## axi_stream_insert_header
module axi_stream_insert_header #(
    parameter DATA_WD = 32,
    parameter DATA_BYTE_WD = DATA_WD / 8,
    parameter BYTE_CNT_WD = $clog2(DATA_BYTE_WD)
) (
    input clk,
    input rst_n,
    input valid_in,
    input [DATA_WD-1 : 0] data_in,
    input [DATA_BYTE_WD-1 : 0] keep_in,
    input last_in,
    output ready_in,
    output valid_out,
    output [DATA_WD-1 : 0] data_out,
    output [DATA_BYTE_WD-1 : 0] keep_out,
    output last_out,
    input ready_out,
    input valid_insert,
    input [DATA_WD-1 : 0] header_insert,
    input [DATA_BYTE_WD-1 : 0] keep_insert,
    input [BYTE_CNT_WD : 0] byte_insert_cnt,
    output ready_insert
);
function [BYTE_CNT_WD:0]count_1;
    input [DATA_BYTE_WD-1:0] data_in;
    reg [BYTE_CNT_WD:0]cnt,n;
begin
    cnt=0;
    for (n=0;n<DATA_BYTE_WD; n=n+1) begin
        if(data_in[n])
            cnt = cnt+1'b1; 
            count_1 =cnt;
    end
end
endfunction
localparam IDEL = 4'b0001;
localparam HAEDER_INSERT = 4'b0010;
localparam WAIT = 4'b0100;
localparam IN_OUT = 4'b1000;
reg [3:0] current_state;
reg [3:0] next_state;
reg [BYTE_CNT_WD : 0] byte_insert_cnt_temp;
reg [DATA_BYTE_WD-1 : 0] keep_insert_temp;
reg [DATA_WD-1:0] mem [0:4];
reg [1:0] addr_in;
  ...
Size: ~200 flip-flops, about 120 I/O pins, roughly 11,000 um^2 of cells after synthesis.
export LEC_CHECK = 0
export CAP_MARGIN = 20
export CELL_PAD_IN_SITES_DETAIL_PLACEMENT = 0
export CORE_MARGIN = 2
export CORE_UTILIZATION = 72
export CTS_CLUSTER_SIZE = 75
export GPL_ROUTABILITY_DRIVEN = 1
export HOLD_SLACK_MARGIN = -0.07
export PLACE_DENSITY = 0.35
export SETUP_SLACK_MARGIN = -0.06
export SLEW_MARGIN = 20
create_clock -name core_clock -period 3.72 [get_ports {clk}]
run.sh (not shown) runs the stock make flow with config.mk's settings and CLKGATE_MAP_FILE=.
The first run completed and failed the layout checks on negative setup slack.
Rerun with:
- CELL_PAD_IN_SITES_DETAIL_PLACEMENT: 0 -> not set
- CORE_UTILIZATION: 72 -> 33
- CTS_CLUSTER_SIZE: 75 -> not set
- GPL_ROUTABILITY_DRIVEN: 1 -> not set
- HOLD_SLACK_MARGIN: -0.07 -> not set
- PLACE_DENSITY: 0.35 -> 0.6
- SETUP_SLACK_MARGIN: -0.06 -> not set
- clock period: 3.72 -> 7.52 ns (I/O delays scaled with it)
What happened: Now the flow ran to the end with no violations. Area after synthesis does not change. Global-route usage fell by 26 points. Wire length fell by 2.9%. Design area fell by 1.2%.
Rerun with:
- CORE_UTILIZATION: 33 -> 47
- clock period: 7.52 -> 4.76 ns (I/O delays scaled with it)
Power rose by well over a third.
Global-route usage went up by 7.4 points.
Utilization went up by 18 points.
Critical path depth does not change.
Area after synthesis is unchanged.
Clock skew is about the same.
Sequential power rises by well over a third.
Routed wire length drops by a few percent.
Rerun with:
- ABC_AREA: not set -> 1
- CORE_UTILIZATION: 47 -> 64
- SETUP_SLACK_MARGIN: not set -> 0.17
- clock period: 4.76 -> 4.05 ns (I/O delays scaled with it)
Outcome:
- clock skew hardly moves
- power rose by about 27%
- cell count increases by 22%
- flip-flop count does not change
- wire length is higher by about 2.8%
- setup slack is better by 120 ps
- non-clock buffer count goes down by 1
- die area falls by about 20%
- worst hold slack degrades by 150 ps
- final area increases by about 5%

Starting RTL as in the previous note.
export LEC_CHECK = 0
export CAP_MARGIN = 20
export CELL_PAD_IN_SITES_DETAIL_PLACEMENT = 1
export CORE_MARGIN = 2
export CORE_UTILIZATION = 40
export HOLD_SLACK_MARGIN = 0.12
export MAX_ROUTING_LAYER = met4
export SLEW_MARGIN = 20
create_clock -name core_clock -period 5.5 [get_ports {clk}]
Rerun with:
Settings changed: ABC_AREA set to 0, CELL_PAD_IN_SITES_DETAIL_PLACEMENT 1 to unset, CORE_UTILIZATION 40 to 21, HOLD_SLACK_MARGIN 0.12 to unset, MAX_ROUTING_LAYER met4 to unset, PLACE_DENSITY set to 0.6, SETUP_SLACK_MARGIN set to 1.02, TNS_END_PERCENT set to 95.
Outcome: The new run finished with timing, DRC and antenna clean. Critical path depth is higher by 1. Register-to-register slack improved by 190 ps. Combinational power grows by 6.6%. Utilization shrinks by 22 points. Cell count rose by 19%. Synthesized area is unchanged.
Rerun with:
Settings changed: ABC_AREA 0 to unset, CAP_MARGIN 20 to 0, CORE_ASPECT_RATIO set to 0.5, CORE_MARGIN 2 to 4, CORE_UTILIZATION 21 to 51, CTS_CLUSTER_DIAMETER set to 338, CTS_CLUSTER_SIZE set to 100, HOLD_SLACK_MARGIN set to 0.17, PLACE_DENSITY 0.6 to 0.52, SETUP_SLACK_MARGIN 1.02 to unset, TNS_END_PERCENT 95 to 20.
Sequential share of layout area went up by 1.8 points. Via count came out higher by about 1.1%. Final cell count drops by about 20%. Utilization climbs by 35 points. Final area falls by about 5%. Total power decreases by about 5%.

Starting RTL as in the previous note.
clock: 6.2 ns
lec_check: 0
cap_margin: 0
cell_pad_in_sites_detail_placement: 0
core_margin: 10
core_utilization: 61
cts_cluster_diameter: 333
cts_cluster_size: 98
gpl_routability_driven: 0
hold_slack_margin: 0.28
place_density_lb_addon: 0.02
setup_slack_margin: 0.72
slew_margin: 20
tns_end_percent: 10
==> next run, changes <==
Settings changed: ABC_AREA set to 0, CAP_MARGIN 0 to 20, CORE_MARGIN 10 to 2, CORE_UTILIZATION 61 to 72, CTS_CLUSTER_DIAMETER 333 to 322, CTS_CLUSTER_SIZE 98 to 62, PLACE_DENSITY_LB_ADDON 0.02 to unset, SETUP_SLACK_MARGIN 0.72 to 1.72, TNS_END_PERCENT 10 to unset.
Clock period 6.2 ns to 3.45 ns, I/O delays scaled along.
Effect: With this change the flow aborted during clock tree synthesis on DPL-0038. Die area is lower by 31%. Synthesized area is unchanged. Synthesized cell count stays the same.
==> next run, changes <==
Settings changed: ABC_AREA 0 to unset, CELL_PAD_IN_SITES_DETAIL_PLACEMENT 0 to unset, CORE_UTILIZATION 72 to 66, CTS_CLUSTER_DIAMETER 322 to unset, CTS_CLUSTER_SIZE 62 to unset, GPL_ROUTABILITY_DRIVEN 0 to unset, HOLD_SLACK_MARGIN 0.28 to unset, PLACE_DENSITY set to 0.6, SETUP_SLACK_MARGIN 1.72 to unset.
Clock period 3.45 ns to 4.29 ns, I/O delays scaled along.
The changed run ran to the end with no violations.
Die size rose by 8.8%.
Area after synthesis stays the same.
Synthesized cell count does not change.
==> next run, changes <==
Settings changed: CORE_UTILIZATION 66 to 40.
Clock period 4.29 ns to 7.44 ns, I/O delays scaled along.
The new run ran to the end with no violations.
Utilization came out lower by 30 points.
Clock power shrinks by well over a third.
Register-to-register slack improves by 2800 ps.
Wire length goes up by a little under a tenth.
Cell area grows slightly.
Cell count came out higher by a little under a tenth.
Via count drops by a few percent.
Worst setup slack gets better by 1900 ps.
Power goes down by well over a third.
Power and IR drop assume default switching activity.
